==> flow/design.v (excerpt) <==
module alu(input read,write,dig1,dig2,dig3,dig4,rst,clk,rev,exec,sign, output o1,o2,o3,o4, output [0:6] bcd);
For scale: about 22 I/O pins, ~50000 sq um of cells after synthesis.
clock: 4.47 ns
lec_check: 0
abc_area: 0
cap_margin: 20
cell_pad_in_sites_detail_placement: 0
core_aspect_ratio: 0.89
core_margin: 2
core_utilization: 72
cts_cluster_diameter: 338
cts_cluster_size: 13
gpl_timing_driven: 1
place_density_lb_addon: 0.06
setup_slack_margin: 1.33
slew_margin: 30
run.sh (not shown) runs the stock make flow with config.mk's settings and CLKGATE_MAP_FILE=.
The first run never finished: it broke off in clock tree synthesis (DPL-0033).
==> next run, changes <==
Settings changed: ABC_AREA 0 to not set, CELL_PAD_IN_SITES_DETAIL_PLACEMENT 0 to not set, CORE_ASPECT_RATIO 0.89 to not set, CTS_CLUSTER_DIAMETER 338 to not set, CTS_CLUSTER_SIZE 13 to not set, GPL_TIMING_DRIVEN 1 to not set, PLACE_DENSITY_LB_ADDON 0.06 to 0.0, SETUP_SLACK_MARGIN 1.33 to 1.41, SLEW_MARGIN 30 to 20.
Clock period 4.47 ns to 4.86 ns, I/O delays scaled along.
With this change the flow stopped in global routing.
Die size barely changes.
Synthesized cell count does not change.
Area after synthesis does not change.
==> next run, changes <==
Settings changed: CORE_UTILIZATION 72 to 35, PLACE_DENSITY_LB_ADDON 0.0 to not set, SETUP_SLACK_MARGIN 1.41 to not set.
Clock period 4.86 ns to 10.5 ns, I/O delays scaled along.
After rerunning:
- With this change the flow went through all stages and came out clean
- synthesized area is unchanged
- die size goes up by 100%
- synthesized cell count is unchanged
==> next run, changes <==
Settings changed: CORE_UTILIZATION 35 to 70, PLACE_DENSITY_LB_ADDON set to 0.0.
Clock period 10.5 ns to 5.86 ns, I/O delays scaled along.
This time the run completed and failed the layout checks on negative setup slack.
Synthesized cell count is unchanged.
Wire length rose by 36%.
Area after synthesis is unchanged.
Design area goes down by 0.45%.
Setup slack got worse by 3.2 ns.
Flip-flop count is unchanged.
Combinational power grows by 99%.
Critical path depth stays the same.

---

Starting RTL as in the previous note.
Settings: LEC_CHECK=0, ABC_AREA=1, CAP_MARGIN=40, CELL_PAD_IN_SITES_DETAIL_PLACEMENT=0, CORE_ASPECT_RATIO=0.89, CORE_MARGIN=2, CORE_UTILIZATION=72, CTS_CLUSTER_DIAMETER=338, CTS_CLUSTER_SIZE=13, GPL_TIMING_DRIVEN=1, HOLD_SLACK_MARGIN=0.3, PLACE_DENSITY_LB_ADDON=0.06, SETUP_SLACK_MARGIN=0.02, SLEW_MARGIN=30; clock period 5.5 ns.
The starting point completed, yet does not pass: negative setup slack.
Change:
CAP_MARGIN = 20   (was 40)
CELL_PAD_IN_SITES_DETAIL_PLACEMENT = unset   (was 0)
CORE_ASPECT_RATIO = unset   (was 0.89)
CTS_CLUSTER_DIAMETER = unset   (was 338)
GPL_TIMING_DRIVEN = unset   (was 1)
HOLD_SLACK_MARGIN = unset   (was 0.3)
PLACE_DENSITY_LB_ADDON = 0.12   (was 0.06)
SETUP_SLACK_MARGIN = 1.34   (was 0.02)
SLEW_MARGIN = 20   (was 30)
clock period = 4.6 ns   (was 5.5 ns; I/O delays follow)
What happened: The new run finished with negative setup slack left. Non-clock buffer count grows by 141. Count of clock-buffer cells in the layout climbs by 16. Total power grows by 32%.
Change:
ABC_AREA = 0   (was 1)
CORE_ASPECT_RATIO = 0.5   (was unset)
CTS_CLUSTER_DIAMETER = 354   (was unset)
Result: The new run ended with an error in 5_1_grt (GRT-0232). Die area goes down by 1.2%. Synthesized cell count drops by 29%. Area after synthesis went down by 1.4%.
Change:
ABC_AREA = unset   (was 0)
CORE_ASPECT_RATIO = unset   (was 0.5)
CORE_UTILIZATION = 45   (was 72)
CTS_CLUSTER_DIAMETER = unset   (was 354)
CTS_CLUSTER_SIZE = unset   (was 13)
PLACE_DENSITY_LB_ADDON = unset   (was 0.12)
SETUP_SLACK_MARGIN = unset   (was 1.34)
clock period = 8.04 ns   (was 4.6 ns; I/O delays follow)
The new run completed with no timing, DRC or antenna violations. Die size climbs by about 60%. Area after synthesis stays the same. Synthesized cell count is unchanged.
Change:
ABC_AREA = 0   (was unset)
CORE_UTILIZATION = 72   (was 45)
CTS_CLUSTER_SIZE = 24   (was unset)
PLACE_DENSITY_LB_ADDON = 0.0   (was unset)
SETUP_SLACK_MARGIN = 1.39   (was unset)
clock period = 5.0 ns   (was 8.04 ns; I/O delays follow)
This time the run ended with an error in 5_1_grt.
Area after synthesis is unchanged.
Synthesized cell count does not change.
Die area falls by 37%.
Change:
ABC_AREA = unset   (was 0)
CORE_UTILIZATION = 61   (was 72)
CTS_CLUSTER_SIZE = 52   (was 24)
PLACE_DENSITY_LB_ADDON = unset   (was 0.0)
SETUP_SLACK_MARGIN = -0.43   (was 1.39)
clock period = 5.5 ns   (was 5.0 ns; I/O delays follow)
=> The changed run finished with negative setup slack left; synthesized cell count is unchanged; die area increases by 18%; area after synthesis does not change.
Power is estimated from default activity; no workload was simulated.
